## ICMS
module ICMS(
    input CLK,
    input RST,
    input radar_echo,
    input scan_for_target,
    input [31:0] jet_speed,
    input [31:0] max_safe_distance,
    input [5:0] wind,
    input thunderstorm,
    input [1:0] visibility,
    input signed [7:0] temperature,
    output radar_pulse_trigger,
    output [31:0] distance_to_target,
    output safe_to_engage,
    output threat_detected,
    output emergency_landing_alert,
    output [1:0] ECSU_state,  
    output [1:0] ARTAU_state
);
clock: 29.0 ns
lec_check: 0
cap_margin: 20
core_margin: 2
core_utilization: 71
slew_margin: 20
run.sh (not shown) runs the stock make flow with config.mk's settings and CLKGATE_MAP_FILE=.
Edit:
CORE_UTILIZATION = 72   (was 71)
CTS_CLUSTER_SIZE = 40   (was unset)
PLACE_DENSITY_LB_ADDON = 0.26   (was unset)
clock period = 24.4 ns   (was 29.0 ns; I/O delays follow)
Effect: The changed run never finished: it broke off in clock tree synthesis (4_1_cts). Die area is lower slightly. Synthesized area is unchanged. Synthesized cell count does not change.

---

Setup of run A:
Starting RTL as in the previous note.
Design ICMS, start of the top module:
module ICMS(
    input CLK,
    input RST,
    input radar_echo,
    input scan_for_target,
    input [31:0] jet_speed,
    input [31:0] max_safe_distance,
    input [5:0] wind,
    input thunderstorm,
    input [1:0] visibility,
    input signed [7:0] temperature,
    output radar_pulse_trigger,
    output [31:0] distance_to_target,
    output safe_to_engage,
    output threat_detected,
    output emergency_landing_alert,
    output [1:0] ECSU_state,  
    output [1:0] ARTAU_state
);
   wire severe_weather;
   ARTAU artau_inst (
       .radar_echo(radar_echo),
       .scan_for_target(scan_for_target),
       .jet_speed(jet_speed),
       .max_safe_distance(max_safe_distance),
       .RST(RST),
       .CLK(CLK),
       .radar_pulse_trigger(radar_pulse_trigger),
       .distance_to_target(distance_to_target),
       .threat_detected(threat_detected),
       .ARTAU_state(ARTAU_state)
   );
   ECSU ecsu_inst (
       .CLK(CLK),
       .RST(RST),
       .thunderstorm(thunderstorm),
       .wind(wind),
       .visibility(visibility),
       .temperature(temperature),
       .severe_weather(severe_weather),
  ...
==> flow/config.mk <==
export PLATFORM = sky130hd
export DESIGN_NAME = ICMS
export DESIGN_NICKNAME = ICMS
export VERILOG_FILES = /design/flow/design.v
export SDC_FILE = /design/flow/constraint.sdc
export NUM_CORES = 4
export LEC_CHECK = 0
export ABC_AREA = 1
export CAP_MARGIN = 40
export CORE_MARGIN = 2
export CORE_UTILIZATION = 72
export CTS_CLUSTER_SIZE = 70
export SETUP_SLACK_MARGIN = 0.3
export SLEW_MARGIN = 20
==> flow/constraint.sdc <==
create_clock -name core_clock -period 11.6 [get_ports {CLK}]
set_input_delay 2.3200 -clock core_clock [delete_from_list [all_inputs] [get_ports {CLK}]]
set_output_delay 2.3200 -clock core_clock [all_outputs]
set_load 0.01 [all_outputs]
Run A never completed; the flow aborted with a tool error in 4_1_cts.
Changes in run B relative to run A:
Settings: clearing CTS_CLUSTER_SIZE, which used to be 70; swapping 40 for 20 in CAP_MARGIN; swapping 72 for 40 in CORE_UTILIZATION; clearing ABC_AREA, which used to be 1; clearing SETUP_SLACK_MARGIN, which used to be 0.3; swapping 11.6 for 29.0 in the clock period (ns, I/O delays scaled along).
Notes after the runs:
Run B went all the way through synthesis, placement and routing and the layout is clean on timing, DRC and antenna.
Compared to run A, run B has die size 29,000 µm² higher.
Sort run A and run B by share of synthesized area spent on multiplexers, descending, and run B comes first.
Compared with run A, run B shows a post-synthesis compound-gate area fraction that is 19 points higher.
Relative to run A, worst slack at placement increased by 9800 ps in run B.
What run C does differently from run B at the input level:
Settings: ABC_AREA: unset -> 1; CORE_UTILIZATION: 40 -> 58; CTS_CLUSTER_SIZE: unset -> 73; the clock period (ns, I/O delays scaled along): 29.0 -> 23.5.
[summary]
- Relative to run B, the post-route cell area measured on run C has decreased by a few percent.
- Between run C and run B, the setup clock skew after layout figures differ only marginally.
- Going from run B to run C, worst setup slack for register-to-register paths grows by 210 ps.
- Going from run B to run C, flip-flop and latch share of the layout cell area grows by 0.55 points.
- Fraction of area in non-clock buffers: run B and run C compared, higher one is run B
- Run C gives more synthesized cell count than run B did.
- Compared with run B, placement density in the core of run C is higher.
- [compare] base=run B new=run C: area fraction in full adders, half adders and majority gates now larger, global-route usage over all layers now larger.
Here is what was changed in the inputs of run D compared with run C.
Settings: CTS_CLUSTER_SIZE no longer set, was 73; CORE_UTILIZATION now 66, was 58; ABC_AREA no longer set, was 1; the clock period (ns, I/O delays scaled along) now 24.5, was 23.5.
==> comparison <==
FAIL run D @ 5_1_grt: tool exited with error. Taking run C as the reference, in run D horizontal die dimension decreased about 4%, post-detailed-placement half-perimeter wirelength increased 22 mm. Post-synthesis chip area from yosys was higher in run D than in run C. Synthesized cell count of run D falls short of that of run C by more than 10%.

---

Starting RTL as in the previous note.
Settings: LEC_CHECK=0, ABC_AREA=1, CAP_MARGIN=30, CELL_PAD_IN_SITES_GLOBAL_PLACEMENT=2, CORE_ASPECT_RATIO=1.06, CORE_MARGIN=2, CORE_UTILIZATION=40, CTS_CLUSTER_SIZE=68, SLEW_MARGIN=20, TNS_END_PERCENT=25; clock period 26.8 ns.
The first run completed without violations.
Rerun with:
ABC_AREA = default   (was 1)
CAP_MARGIN = 20   (was 30)
CELL_PAD_IN_SITES_GLOBAL_PLACEMENT = default   (was 2)
CORE_ASPECT_RATIO = default   (was 1.06)
CORE_UTILIZATION = 58   (was 40)
CTS_CLUSTER_SIZE = default   (was 68)
TNS_END_PERCENT = 5   (was 25)
clock period = 19.1 ns   (was 26.8 ns; I/O delays follow)
- With this change the flow finished but fails on setup timing
- worst setup slack is worse by 10 ns
- wire length went up by well over a third
- maximum frequency went down by roughly a tenth
Rerun with:
clock period = 23.5 ns   (was 19.1 ns; I/O delays follow)
The new run produced a layout that fails on setup timing; flip-flop count is unchanged; critical path depth grows by 3; hold slack improves by 0.0066 ns; utilization shrinks by 1.6 points; global-route usage shrinks by 0.50 points.
Rerun with:
CORE_UTILIZATION = 56   (was 58)
TNS_END_PERCENT = default   (was 5)
Effect: The changed run finished but fails on setup timing. Wire length rises by 13%. Final area rises by 6.4%. Non-clock buffer count rises by 80. Global-route usage rises by 0.24 points. Cell count rises by 2.8%. Setup slack loses 0.48 ns.

---

ICMS again, from the RTL that the note above started with.
export LEC_CHECK = 0
export CAP_MARGIN = 20
export CORE_MARGIN = 2
export CORE_UTILIZATION = 71
export CTS_CLUSTER_SIZE = 33
export SLEW_MARGIN = 20
create_clock -name core_clock -period 25.8 [get_ports {CLK}]
The first run finished but failed the layout checks on negative setup slack.
==> next run, changes <==
ABC_AREA = 1   (was unset)
CAP_MARGIN = 5   (was 20)
CTS_CLUSTER_DIAMETER = 393   (was unset)
HOLD_SLACK_MARGIN = -0.1   (was unset)
clock period = 19.6 ns   (was 25.8 ns; I/O delays follow)
The new run died in 5_1_grt with DPL-0038.
Area after synthesis drops by 4.0%.
Synthesized cell count climbs by 12%.
Die size drops by about 4%.
==> next run, changes <==
CAP_MARGIN = 0   (was 5)
CTS_CLUSTER_DIAMETER = 395   (was 393)
Result: The new run failed in 5_1_grt. Die size does not change. Area after synthesis stays the same. Synthesized cell count does not change.
==> next run, changes <==
ABC_AREA = unset   (was 1)
CAP_MARGIN = 20   (was 0)
CORE_UTILIZATION = 40   (was 71)
CTS_CLUSTER_DIAMETER = unset   (was 395)
CTS_CLUSTER_SIZE = unset   (was 33)
HOLD_SLACK_MARGIN = unset   (was -0.1)
clock period = 30.0 ns   (was 19.6 ns; I/O delays follow)
Outcome:
- With this change the flow produced a clean layout
- die size is higher by 83%
- area after synthesis is higher by 4.2%
- synthesized cell count is lower by 10%

---

== v6 ==
The RTL this note starts from:
==> flow/design.v <==
`timescale 1us / 1ps
module ARTAU(
    input radar_echo,
    input scan_for_target,
    input [31:0] jet_speed,
    input [31:0] max_safe_distance,
    input RST,
    input CLK,
    output reg radar_pulse_trigger,
    output reg [31:0] distance_to_target,
    output reg threat_detected,
    output reg [1:0] ARTAU_state
);
reg [31:0] distance1;   
reg [31:0] distance2;   
reg [11:0] elapsed_time;   
reg have_prev;          
parameter c0 = 300000000;   
parameter radar_pulse_duration = 300;   
parameter max_listen_time = 2000;   
parameter assess_timeout = 3000;   
wire [40:0] echo_product = c0 * elapsed_time;
wire [40:0] echo_distance = echo_product / 2000;
wire [11:0] elapsed_ms = elapsed_time / 1000;
wire [44:0] predicted_distance = distance2 + jet_speed * elapsed_ms;
always @(posedge CLK or posedge RST) begin
    if (RST) begin
        ARTAU_state <= 2'b00;   
        radar_pulse_trigger <= 0;
        distance_to_target <= 0;
        threat_detected <= 0;
        distance1 <= 0;
        elapsed_time <= 0;
        have_prev <= 0;
    end else begin
        case (ARTAU_state)
            2'b00:   
                if (scan_for_target) begin
                    radar_pulse_trigger <= 1;
                    ARTAU_state <= 2'b01;   
                end
            2'b01:   
                if (elapsed_time < radar_pulse_duration) begin
                    radar_pulse_trigger <= 1;
                    elapsed_time <= elapsed_time + 100;   
                end else begin
                    radar_pulse_trigger <= 0;
                    elapsed_time <= 0;
                    ARTAU_state <= 2'b10;   
                end
            2'b10:   
                if (elapsed_time < max_listen_time) begin
                    if (radar_echo) begin
                        distance1 <= distance2;
                        distance2 <= echo_distance[31:0];
                        elapsed_time <= 0;
                        if (have_prev) begin
                            ARTAU_state <= 2'b11;   
                        end else begin
                            have_prev <= 1;
                            radar_pulse_trigger <= 1;
                            ARTAU_state <= 2'b01;   
                        end
                    end else begin
                        elapsed_time <= elapsed_time + 100;
                    end
                end else begin
                    ARTAU_state <= 2'b00;
                    radar_pulse_trigger <= 0;
                    distance_to_target <= 0;
                    threat_detected <= 0;
                    elapsed_time <= 0;
                    have_prev <= 0;
                end
            2'b11:   
                if (elapsed_time < assess_timeout) begin
                    distance_to_target <= distance2;
                    threat_detected <= (predicted_distance < distance1) && distance2 < max_safe_distance;
                    if (scan_for_target) begin
                        radar_pulse_trigger <= 1;
                        elapsed_time <= 0;
                        ARTAU_state <= 2'b01;   
                    end else begin
                        elapsed_time <= elapsed_time + 100;
                    end
                end else begin
                    ARTAU_state <= 2'b00;
                    radar_pulse_trigger <= 0;
                    distance_to_target <= 0;
                    threat_detected <= 0;
                    elapsed_time <= 0;
                    have_prev <= 0;
                end
        endcase
    end
end
endmodule
module ECSU(
    input CLK,
    input RST,
    input thunderstorm,
    input [5:0] wind,
    input [1:0] visibility,
    input signed [7:0] temperature,
    output reg severe_weather,
    output reg emergency_landing_alert,
    output reg [1:0] ECSU_state
);
    parameter ALL_CLEAR = 2'b00;
    parameter CAUTION = 2'b01;
    parameter HIGH_ALERT = 2'b10;
    parameter EMERGENCY = 2'b11;
    reg [1:0] current_state, next_state;
    always @(posedge CLK or posedge RST) begin
        if (RST) begin
            current_state <= ALL_CLEAR;
        end else begin
            current_state <= next_state;
        end
    end
    always @(*) begin
        severe_weather = (current_state == HIGH_ALERT) || (current_state == EMERGENCY);
        emergency_landing_alert = (current_state == EMERGENCY);
        ECSU_state = current_state;
    end
    always @(*) begin
        next_state = current_state;
        case (current_state)
            ALL_CLEAR: begin
                if (wind >= 11 && wind <= 15)  
                    next_state = CAUTION;
                else if (visibility == 2'b01)  
                    next_state = CAUTION;
                else if (thunderstorm || wind > 15 || temperature > 35 || temperature < -35 || visibility == 2'b11) begin
                    next_state = HIGH_ALERT;
                end
            end
            CAUTION: begin
                if (wind <= 10 && visibility == 2'b00)  
                    next_state = ALL_CLEAR;
                else if (thunderstorm || wind > 15 || temperature > 35 || temperature < -35 || visibility == 2'b11) begin
                    next_state = HIGH_ALERT;
                end
            end
            HIGH_ALERT: begin
                if (temperature < -40 || temperature > 40 || wind > 20) begin
                    next_state = EMERGENCY;
                end else if (!thunderstorm && wind <= 10 && temperature >= -35 && temperature <= 35 && visibility != 2'b11) begin
                    next_state = CAUTION;
                end
            end
            EMERGENCY: begin
            end
        endcase
    end
endmodule
`timescale 1us / 1ps
module ICMS(
    input CLK,
    input RST,
    input radar_echo,
    input scan_for_target,
    input [31:0] jet_speed,
    input [31:0] max_safe_distance,
    input [5:0] wind,
    input thunderstorm,
    input [1:0] visibility,
    input signed [7:0] temperature,
    output radar_pulse_trigger,
    output [31:0] distance_to_target,
    output safe_to_engage,
    output threat_detected,
    output emergency_landing_alert,
    output [1:0] ECSU_state,  
    output [1:0] ARTAU_state
);
   wire severe_weather;
   ARTAU artau_inst (
       .radar_echo(radar_echo),
       .scan_for_target(scan_for_target),
       .jet_speed(jet_speed),
       .max_safe_distance(max_safe_distance),
       .RST(RST),
       .CLK(CLK),
       .radar_pulse_trigger(radar_pulse_trigger),
       .distance_to_target(distance_to_target),
       .threat_detected(threat_detected),
       .ARTAU_state(ARTAU_state)
   );
   ECSU ecsu_inst (
       .CLK(CLK),
       .RST(RST),
       .thunderstorm(thunderstorm),
       .wind(wind),
       .visibility(visibility),
       .temperature(temperature),
       .severe_weather(severe_weather),
       .emergency_landing_alert(emergency_landing_alert),
       .ECSU_state(ECSU_state)
   );
   assign safe_to_engage = (threat_detected) && (!severe_weather);
endmodule
Settings: LEC_CHECK=0, ABC_AREA=1, CAP_MARGIN=20, CELL_PAD_IN_SITES_GLOBAL_PLACEMENT=2, CORE_ASPECT_RATIO=1.0, CORE_MARGIN=2, CORE_UTILIZATION=40, CTS_CLUSTER_SIZE=68, SLEW_MARGIN=20, TNS_END_PERCENT=85; clock period 26.8 ns.
v6 | stages: all done | timing, DRC, antenna: all pass
For v7, these inputs were changed with respect to v6:
# v6
export LEC_CHECK = 0
export ABC_AREA = 1
export CAP_MARGIN = 20
export CELL_PAD_IN_SITES_GLOBAL_PLACEMENT = 2
export CORE_ASPECT_RATIO = 1.0
export CORE_MARGIN = 2
export CORE_UTILIZATION = 40
export CTS_CLUSTER_SIZE = 68
export SLEW_MARGIN = 20
export TNS_END_PERCENT = 85
create_clock -name core_clock -period 26.8 [get_ports {CLK}]
# v7
export LEC_CHECK = 0
export ABC_AREA = 1
export CAP_MARGIN = 25
export CELL_PAD_IN_SITES_DETAIL_PLACEMENT = 2
export CELL_PAD_IN_SITES_GLOBAL_PLACEMENT = 0
export CORE_ASPECT_RATIO = 1.06
export CORE_MARGIN = 4
export CORE_UTILIZATION = 40
export CTS_CLUSTER_SIZE = 68
export HOLD_SLACK_MARGIN = -0.1
export MAX_ROUTING_LAYER = met4
export SLEW_MARGIN = 20
export TNS_END_PERCENT = 25
create_clock -name core_clock -period 26.8 [get_ports {CLK}]
[summary]
- v7 did not run to completion, as it errored out during detailed placement.
- In v7 the weighted congestion at the end of routability-driven global placement turned out 7.1% higher than in v6.
- v7 -> v6: share of flip-flops with an asynchronous set or reset delta 0, exact match
- In the metrics for v7 and v6, the one carrying the higher number of standard-cell rows in the floorplan is v7.
- v7 against v6; area of the die is up by a few percent.
- Changes observed in v7 relative to v6: floorplan die width now sits lower, placeable core region has decreased, die outline height went up.
